== JK ==
==> flow/design.v (excerpt) <==
module comparator_latch #
(
  parameter n_to_response_time = -1038,
  parameter p_to_response_time = -1020,
  parameter const_response_time = 1285,
  parameter n_to_tau = -1248,
  parameter p_to_tau = 1037,
  parameter const_tau = 1042,
  parameter n_to_response_time_lh = -1752,
  parameter p_to_response_time_lh = -1006,
  parameter const_response_time_lh = 1185,
  parameter n_to_tau_lh = 1131,
  parameter p_to_tau_lh = -1115,
  parameter const_tau_lh = 1529
)
(
  input clk,
  input reset,
  input sys_clk,
  input [15-1:0] n,
  input [15-1:0] p,
  output [35-1:0] out
);
Size in the first run: about 6800 cells after synthesis, ~25 flip-flops, roughly 68 I/O pins.
make LEC_CHECK=0 ABC_AREA=1 CAP_MARGIN=20 CORE_MARGIN=2 CORE_UTILIZATION=71 CTS_CLUSTER_DIAMETER=344 CTS_CLUSTER_SIZE=45 MAX_ROUTING_LAYER=met4 SLEW_MARGIN=20 finish   # period 17.3 ns
run.sh (not shown) runs the stock make flow with config.mk's settings and CLKGATE_MAP_FILE=.
JK: all stages done; final checks FAILED (setup timing).
## Diff of input files: MS against JK
# JK
export LEC_CHECK = 0
export ABC_AREA = 1
export CAP_MARGIN = 20
export CORE_MARGIN = 2
export CORE_UTILIZATION = 71
export CTS_CLUSTER_DIAMETER = 344
export CTS_CLUSTER_SIZE = 45
export MAX_ROUTING_LAYER = met4
export SLEW_MARGIN = 20
create_clock -name core_clock -period 17.3 [get_ports {clk}]
# MS
export LEC_CHECK = 0
export ABC_AREA = 1
export CAP_MARGIN = 20
export CORE_MARGIN = 2
export CORE_UTILIZATION = 71
export CTS_CLUSTER_DIAMETER = 344
export CTS_CLUSTER_SIZE = 17
export MAX_ROUTING_LAYER = met4
export SLEW_MARGIN = 20
create_clock -name core_clock -period 17.1 [get_ports {clk}]
Findings:
MS: aborted in global routing (5_1_grt) (tool error). Post-synthesis share of cell area spent on full adders, half adders and majority gates: MS vs JK identical. Comparing JK with MS, the xor/xnor share of the synthesized area came out essentially unchanged. Compared with JK, MS shows a area of placed instances that is 0.38% higher. Buffer levels on the longest clock path came out exactly the same in JK and MS. MS -> JK: fraction of the mapped netlist area in simple logic gates flat. Going from JK to MS, post-cts hold-fix buffer tally shows no meaningful change, total placed cells including tap cells moved up. Worst slack at placement for MS is lower than for JK.
Input changes introduced in AL (baseline for comparison: MS):
# MS
export LEC_CHECK = 0
export ABC_AREA = 1
export CAP_MARGIN = 20
export CORE_MARGIN = 2
export CORE_UTILIZATION = 71
export CTS_CLUSTER_DIAMETER = 344
export CTS_CLUSTER_SIZE = 17
export MAX_ROUTING_LAYER = met4
export SLEW_MARGIN = 20
create_clock -name core_clock -period 17.1 [get_ports {clk}]
# AL
export LEC_CHECK = 0
export CAP_MARGIN = 20
export CORE_MARGIN = 2
export CORE_UTILIZATION = 40
export SLEW_MARGIN = 20
create_clock -name core_clock -period 19.5 [get_ports {clk}]
### Flow results
Across MS and AL, no clean finish was achieved.
Although it ran to completion, AL produced a layout that fails the final checks because of setup timing.
global routing (5_1_grt): MS exited with error
Summary of the comparison: number of distinct library cells after synthesis is higher in AL, relative to MS.
AL ends up with lower fraction of the mapped netlist area in simple logic gates than MS does.
As of AL, buffer count from post-CTS setup fixing had fallen by more than half compared to MS.
Fraction of registers with async set or reset after synthesis: MS vs AL identical
In AL relative to MS, instance count of the mapped netlist had gone down by more than 10%.
On netlist area before placement, the higher figure sits with MS, not AL.
For the overall die width, AL came in 84 um higher than MS did.
Portion of netlist area occupied by mux cells across MS and AL: no real change.
Side by side, total of cells resized after clock tree synthesis turned out lower in AL than in MS.
Changes in TR relative to AL:
# AL
export LEC_CHECK = 0
export CAP_MARGIN = 20
export CORE_MARGIN = 2
export CORE_UTILIZATION = 40
export SLEW_MARGIN = 20
create_clock -name core_clock -period 19.5 [get_ports {clk}]
# TR
export LEC_CHECK = 0
export ABC_AREA = 1
export CAP_MARGIN = 20
export CORE_MARGIN = 2
export CORE_UTILIZATION = 40
export CTS_CLUSTER_DIAMETER = 31
export CTS_CLUSTER_SIZE = 99
export HOLD_SLACK_MARGIN = -0.1
export SETUP_SLACK_MARGIN = -2.0
export SLEW_MARGIN = 20
create_clock -name core_clock -period 26.0 [get_ports {clk}]
Notes after the runs:
Overall track demand over capacity in global routing ended up 0.48 points higher on TR than on AL. The endpoint of the worst setup timing path comes out state_cycle_counter[16] in one run and state_cycle_counter[0] in the other, namely in AL and TR respectively. No stage failed in TR, and the final checks on the layout all came back clean. Taking AL as the reference, in TR number of fill cells climbed 2055; number of buffers outside the clock class in the layout dropped 1046; data required time of the critical path climbed 6.52 ns. Compare TR and AL | design area lower: TR.
Relative to TR, the following input files were edited for PW:
# TR
export LEC_CHECK = 0
export ABC_AREA = 1
export CAP_MARGIN = 20
export CORE_MARGIN = 2
export CORE_UTILIZATION = 40
export CTS_CLUSTER_DIAMETER = 31
export CTS_CLUSTER_SIZE = 99
export HOLD_SLACK_MARGIN = -0.1
export SETUP_SLACK_MARGIN = -2.0
export SLEW_MARGIN = 20
create_clock -name core_clock -period 26.0 [get_ports {clk}]
# PW
export LEC_CHECK = 0
export ABC_AREA = 0
export CAP_MARGIN = 0
export CORE_MARGIN = 8
export CORE_UTILIZATION = 40
export CTS_CLUSTER_DIAMETER = 100
export CTS_CLUSTER_SIZE = 99
export HOLD_SLACK_MARGIN = -0.1
export PLACE_DENSITY = 0.72
export SETUP_SLACK_MARGIN = -2.0
export SLEW_MARGIN = 20
export TNS_END_PERCENT = 25
create_clock -name core_clock -period 26.0 [get_ports {clk}]
[summary]
PW against TR: worst path buffer plus inverter count -3; final-stage net count -about 12%; instance count along the most critical hold path -1. From TR to PW the numbers moved as follows: wire length shrank by 18%, combinational share of cell area grew by 0.94 points, count of clock-buffer cells in the layout grew by 1. The final reports for PW and TR show post-synthesis adder-cell area fraction higher in the former. The via count in PW is 0.878 times that in TR. PW against TR: critical path depth increased by 2.7% relative to the old numbers, initial antenna violation count increased by 9 relative to the old numbers.

---

## nickel
comparator_latch again, from the RTL that the note above started with.
==> flow/design.v (excerpt) <==
module comparator_latch #
(
  parameter n_to_response_time = -1038,
  parameter p_to_response_time = -1020,
  parameter const_response_time = 1285,
  parameter n_to_tau = -1248,
  parameter p_to_tau = 1037,
  parameter const_tau = 1042,
  parameter n_to_response_time_lh = -1752,
  parameter p_to_response_time_lh = -1006,
  parameter const_response_time_lh = 1185,
  parameter n_to_tau_lh = 1131,
  parameter p_to_tau_lh = -1115,
  parameter const_tau_lh = 1529
)
(
  input clk,
  input reset,
  input sys_clk,
  input [15-1:0] n,
  input [15-1:0] p,
  output [35-1:0] out
);
  reg [17-1:0] state_cycle_counter;
  reg [1-1:0] prev_sys_clk;
  reg [35-1:0] o;
  wire [32-1:0] wait_time;
  wire [51-1:0] tau;
  wire [36-1:0] dvdt;
  wire [32-1:0] wait_time_lh;
  wire [59-1:0] tau_lh;
  wire [37-1:0] dodt;
  reg [32-1:0] fsm;
  localparam fsm_init = 0;
  wire [35-1:0] padr_0;
  wire [23-1:0] padr_bits_1;
  assign padr_bits_1 = 0;
  wire [29-1:0] truncR_2;
  wire [29-1:0] padl_3;
  wire [28-1:0] padl_bits_4;
  wire [1-1:0] toSInt_5;
  assign toSInt_5 = 0;
  wire [28-1:0] toSInt_imm_6;
  wire [27-1:0] const_7;
  ...
make LEC_CHECK=0 ABC_AREA=1 CAP_MARGIN=20 CELL_PAD_IN_SITES_DETAIL_PLACEMENT=0 CORE_ASPECT_RATIO=1.37 CORE_MARGIN=2 CORE_UTILIZATION=72 CTS_CLUSTER_DIAMETER=204 CTS_CLUSTER_SIZE=66 GPL_TIMING_DRIVEN=1 MAX_ROUTING_LAYER=met4 MIN_ROUTING_LAYER=met1 PLACE_DENSITY_LB_ADDON=0.01 SETUP_SLACK_MARGIN=0.25 SLEW_MARGIN=20 finish   # period 17.0 ns
Seen in the log of nickel: GRT-0116 during global routing, after which the run never completed.
Setup changes, nickel to garnet
Settings: PLACE_DENSITY_LB_ADDON changed from 0.01 to 0.07; CORE_ASPECT_RATIO changed from 1.37 to 0.61; ABC_AREA changed from 1 to 0; CTS_CLUSTER_DIAMETER removed (was 204); the clock period (ns, I/O delays scaled along) changed from 17.0 to 20.1.
==> results <==
Final checks on garnet, whose flow otherwise completed, came back failing, citing setup timing. In the metrics for garnet and nickel, the one carrying the lower cell count after synthesis is garnet. In the floorplan summary, garnet is listed with a die area less than that of nickel. Compound-cell area share of the yosys netlist is lower on nickel. From garnet to nickel, number of flops mapped to enable cells by yosys did not move at all. Re area inside the core boundary: garnet and nickel aren't equal, and the higher value belongs to nickel. Compared to nickel, garnet has synthesis area per yosys 5.5% lower.
Here is what was changed in the inputs of zinc compared with garnet.
Settings: SETUP_SLACK_MARGIN: 0.25 -> 5.0; CAP_MARGIN: 20 -> 10; MIN_ROUTING_LAYER: met1 -> met2; GPL_ROUTABILITY_DRIVEN: unset -> 0; CORE_UTILIZATION: 72 -> 52; GPL_TIMING_DRIVEN: 1 -> 0; TNS_END_PERCENT: unset -> 65.
Notes after the runs:
Summary: with garnet as the reference, maximum frequency from static timing analysis in zinc moved down by a few percent.
When the final numbers for zinc and garnet were put side by side, the utilization after layout turned out to be smaller in zinc.
Sequential share of layout area essentially unchanged between zinc and garnet.
Initial antenna violation count | zinc above garnet
Finished, but not clean: zinc, with setup timing.
From garnet to zinc the numbers moved as follows: routed wire length went down 1.8%, worst slew slack as a fraction of its limit went down 20 points.
#### Input delta (quartz over zinc)
Settings: a change of CORE_ASPECT_RATIO from 0.61 to 1.02; a change of MIN_ROUTING_LAYER from met2 to met1; a deleted GPL_ROUTABILITY_DRIVEN that had been 0; a change of ABC_AREA from 0 to 1; a change of GPL_TIMING_DRIVEN from 0 to 1; a change of CORE_UTILIZATION from 52 to 72; an added CTS_CLUSTER_DIAMETER of 204; a change of SETUP_SLACK_MARGIN from 5.0 to 0.25; a deleted TNS_END_PERCENT that had been 65; a change of CAP_MARGIN from 10 to 20.
## What came out
quartz finished end to end and its layout was clean on timing, DRC and antenna. Taking zinc as the reference, in quartz row count +12; sum of routed wire length over all layers +about 7%. Looking at share of the clock period used by the worst path after layout, quartz sits 11 points lower than zinc does. quartz vs. zinc: arrival time of the worst setup path went down 2180 ps; number of clock-tree buffers in the layout went down 1; per-cell routed wire length went down 1.5 um. quartz ends up with higher chip area in the Yosys report than zinc does. For synthesized instance count, dividing the value from zinc by the value from quartz gives 0.839. Clock edge transition at the registers on the reported setup and hold paths of zinc is on par with quartz.
What sierra does differently from quartz at the input level:
Settings: a change of SETUP_SLACK_MARGIN from 0.25 to -1.6; a change of CORE_MARGIN from 2 to 10; a change of CORE_UTILIZATION from 72 to 25; a deleted MAX_ROUTING_LAYER that had been met4; an added TNS_END_PERCENT of 10; a change of ABC_AREA from 1 to 0; a change of CORE_ASPECT_RATIO from 1.02 to 0.61; a change of CTS_CLUSTER_DIAMETER from 204 to 158.
--- outcome ---
- STATUS run=sierra STAGES=ALL_DONE FINAL_CHECKS=FAILED CAUSE=setup timing
- In terms of sequential share of layout area, sierra and quartz differ only marginally.
- Between quartz and sierra, die footprint increased.
- The higher area growth from synthesis to final layout of sierra and quartz is in sierra.
- Diff sierra and quartz: detailed route wirelength on metal2 higher in quartz
#### Input delta (yarrow over sierra)
Settings: CORE_MARGIN: 10 -> 2; PLACE_DENSITY_LB_ADDON: 0.07 -> unset; CORE_UTILIZATION: 25 -> 66; CTS_CLUSTER_DIAMETER: 158 -> unset; TNS_END_PERCENT: 10 -> unset; SETUP_SLACK_MARGIN: -1.6 -> 0.74; the clock period (ns, I/O delays scaled along): 20.1 -> 13.8.
Notes after the runs:
- yarrow contains more vias than sierra.
- sierra → yarrow: post-detailed-routing wire length went down 18000 um; slew at the pin with the worst max-slew slack went down 120 ps.
- Per-cell via count in the routed design of yarrow exceeds that of sierra by more than a quarter.
- Completing all stages was not enough for yarrow: its layout failed the final checks because of setup timing.
- Looking at highest metal layer with signal wires, the met4 result is from sierra; the met5 one comes from yarrow.
- Per the comparison of yarrow with sierra, die area saw a decrease; first-pass GRT wire length now smaller.
- Re buffering stage count on the worst path with inverters included: yarrow is 9 up on sierra.
- On setup slack: yarrow sits below sierra.

---

Starting RTL as in the previous note.
clock: 19.0 ns
lec_check: 0
abc_area: 1
cap_margin: 20
core_margin: 2
core_utilization: 72
cts_cluster_diameter: 211
max_routing_layer: met4
place_density_lb_addon: 0.01
setup_slack_margin: 2.13
slew_margin: 20
The baseline produced a layout that fails on setup timing.
Rerun with:
- ABC_AREA: 1 -> unset
- CTS_CLUSTER_DIAMETER: 211 -> unset
- CTS_CLUSTER_SIZE: unset -> 37
- MAX_ROUTING_LAYER: met4 -> unset
- PLACE_DENSITY: unset -> 0.64
- PLACE_DENSITY_LB_ADDON: 0.01 -> unset
- SETUP_SLACK_MARGIN: 2.13 -> unset
- clock period: 19.0 -> 14.6 ns (I/O delays scaled with it)
=> The new run completed, yet does not pass: setup timing; die area goes down by about 5.4%; core utilization hardly moves; via count is lower by about 17%; sequential share of layout area stays flat; setup slack degrades by 4.3 ns.
Rerun with:
- CORE_UTILIZATION: 72 -> 40
- CTS_CLUSTER_SIZE: 37 -> unset
- PLACE_DENSITY: 0.64 -> unset
- clock period: 14.6 -> 26.0 ns (I/O delays scaled with it)
Outcome:
- This time the run went through all stages and came out clean
- setup slack gets better by 6.7 ns
- clock skew goes down by 0.0035 ns
- non-clock buffer count goes down by 1051
- wire length goes down by about a fifth
- core utilization goes down by 46 points
Rerun with:
- ABC_AREA: unset -> 0
- CAP_MARGIN: 20 -> 5
- CELL_PAD_IN_SITES_DETAIL_PLACEMENT: unset -> 1
- CORE_ASPECT_RATIO: unset -> 0.55
- CORE_MARGIN: 2 -> 7
- CTS_CLUSTER_DIAMETER: unset -> 68
- CTS_CLUSTER_SIZE: unset -> 86
- GPL_ROUTABILITY_DRIVEN: unset -> 1
- GPL_TIMING_DRIVEN: unset -> 0
- MAX_ROUTING_LAYER: unset -> met4
The new run passed the timing, DRC and antenna checks.
Maximum frequency came out lower by 3.3%.
Global-route usage came out higher by 3.3 points.
Critical path depth came out lower by 9.
Register-to-register slack gets worse by 0.11 ns.
Design area came out higher by 0.54%.
Routed wire length came out higher by 28%.

---

== build 88 ==
Starting RTL as in the previous note.
Settings: LEC_CHECK=0, CAP_MARGIN=25, CORE_MARGIN=7, CORE_UTILIZATION=40, GPL_ROUTABILITY_DRIVEN=0, SLEW_MARGIN=20; clock period 26.0 ns.
Build 88 | stages: all done | timing, DRC, antenna: all pass
Relative to build 88, the following input files were edited for build 18:
Settings: ABC_AREA: unset -> 0; CORE_MARGIN: 7 -> 2; CAP_MARGIN: 25 -> 20; TNS_END_PERCENT: unset -> 25; CTS_CLUSTER_DIAMETER: unset -> 100; CTS_CLUSTER_SIZE: unset -> 99; GPL_ROUTABILITY_DRIVEN: 0 -> unset; HOLD_SLACK_MARGIN: unset -> -0.1; SETUP_SLACK_MARGIN: unset -> -2.0.
==> results <==
Build 18 did not stop at any stage, and its layout met the timing, DRC and antenna checks. Total via count after detailed routing: build 88 vs build 18, no meaningful difference. Build 18 against build 88: fraction of area in multi-input gates essentially unchanged; total number of multi-input combinational cells closely matched the old numbers. Clock buffer and inverter area fraction after layout of build 88 is on par with build 18. Per the comparison of build 18 with build 88, number of max-slew violations in the final report about even; wire length of the first global-routing pass rose about 0.9%; routed wire length about even.
### build 18 -> build 63
Settings: ABC_AREA now 1, was 0; SETUP_SLACK_MARGIN no longer set, was -2.0; CTS_CLUSTER_SIZE no longer set, was 99; CAP_MARGIN now 25, was 20; CORE_MARGIN now 7, was 2; TNS_END_PERCENT no longer set, was 25; CTS_CLUSTER_DIAMETER no longer set, was 100; HOLD_SLACK_MARGIN no longer set, was -0.1; GPL_ROUTABILITY_DRIVEN now 0, previously not set; GPL_TIMING_DRIVEN now 0, previously not set; MAX_ROUTING_LAYER now met4, previously not set.
[summary]
- Against build 18 as the reference, build 63 delivers a higher post-route worst setup slack.
- Worst hold margin came out lower on build 63 than on build 18.
- Going from build 18 to build 63, the number of ordinary and repair buffers in the finished layout was found to have gone up by 4.
Inputs modified between build 63 and build 35:
Settings: setting TNS_END_PERCENT to 25 for the first time; setting CTS_CLUSTER_SIZE to 99 for the first time; setting CTS_CLUSTER_DIAMETER to 100 for the first time; removing GPL_ROUTABILITY_DRIVEN (formerly 0); changing CORE_MARGIN from 7 to 2; setting HOLD_SLACK_MARGIN to 0.29 for the first time; setting PLACE_DENSITY to 0.72 for the first time; removing MAX_ROUTING_LAYER (formerly met4); removing GPL_TIMING_DRIVEN (formerly 0); changing CAP_MARGIN from 25 to 20; setting SETUP_SLACK_MARGIN to -2.0 for the first time.
==> comparison <==
Comparing achievable clock frequency for build 63 and build 35, the smaller number came from build 63.
Timing, DRC, antenna: 0 failures across build 63 and build 35
Build 63 -> build 35: floorplan core density flat
Critical path depth in build 35 is 1 higher than in build 63
Comparing build 63 and build 35, maximum number of pins on one net before global-route repair is lower on build 63.
After detailed routing, build 63 needs less wire than build 35.
Per the comparison of build 35 with build 63, post-synth design cell area shows no meaningful change, flop share of the area held steady.
On signed area change from the synthesized netlist to the final layout: between build 63 and build 35, it ends up lower for build 35.
diff inputs: build 35 => build 52
Settings: a change of CTS_CLUSTER_DIAMETER from 100 to 68; an added CORE_ASPECT_RATIO of 0.55; a deleted PLACE_DENSITY that had been 0.72; a change of CORE_MARGIN from 2 to 7; a deleted TNS_END_PERCENT that had been 25; an added CELL_PAD_IN_SITES_DETAIL_PLACEMENT of 2; a deleted CTS_CLUSTER_SIZE that had been 99; a deleted HOLD_SLACK_MARGIN that had been 0.29; a deleted SETUP_SLACK_MARGIN that had been -2.0; an added GPL_ROUTABILITY_DRIVEN of 0; a change of ABC_AREA from 1 to 0; a change of CAP_MARGIN from 20 to 5; an added GPL_TIMING_DRIVEN of 0; an added MAX_ROUTING_LAYER of met4.
Findings:
Comparing build 52 and build 35, the lower area share of and-or/or-and cells after synthesis was measured on build 35.
Diff build 35..build 52 | mux contribution to synthesized area | negligible
Build 52 against build 35: floorplan die height shows a reduction of 96 um; final HPWL from detailed placement shows an increase of about 80%; total placed instance area shows a reduction of 4.9%; synthesized cell count shows a reduction of about 16%.
Build 52 never completed; the flow aborted with a tool error in 5_1_grt.
In terms of register area share after synthesis, build 52 and build 35 differ only marginally.
Comparing build 52 and build 35, total number of placement rows is lower on build 52.
Here is what was changed in the inputs of build 67 compared with build 52.
Settings: a deleted CORE_ASPECT_RATIO that had been 0.55; an added SETUP_SLACK_MARGIN of -2.0; a change of ABC_AREA from 0 to 1; an added CTS_CLUSTER_SIZE of 99; a change of CAP_MARGIN from 5 to 20; a change of CORE_MARGIN from 7 to 2; an added HOLD_SLACK_MARGIN of -0.1; a deleted GPL_ROUTABILITY_DRIVEN that had been 0; a deleted MAX_ROUTING_LAYER that had been met4; a deleted CELL_PAD_IN_SITES_DETAIL_PLACEMENT that had been 2; a change of CTS_CLUSTER_DIAMETER from 68 to 100; an added TNS_END_PERCENT of 95; an added PLACE_DENSITY_LB_ADDON of 0.3; a deleted GPL_TIMING_DRIVEN that had been 0.
Notes after the runs:
No stage failed in build 67, and the final checks on the layout all came back clean. Against build 52, build 67 reports a average footprint of a synthesized cell that is lower. [build 67] adder-cell share of the synthesized area fell 3.7 points relative to build 52. Changes observed in build 67 relative to build 52: number of buffers inserted to repair setup after CTS saw a decrease; die area neither gained nor lost much. Build 67 vs build 52: number of instances in the placed design up by more than 10%. The synthesized cell count of build 67 is higher than that of build 52. Build 67 vs build 52 — width of the die dropped 25%.
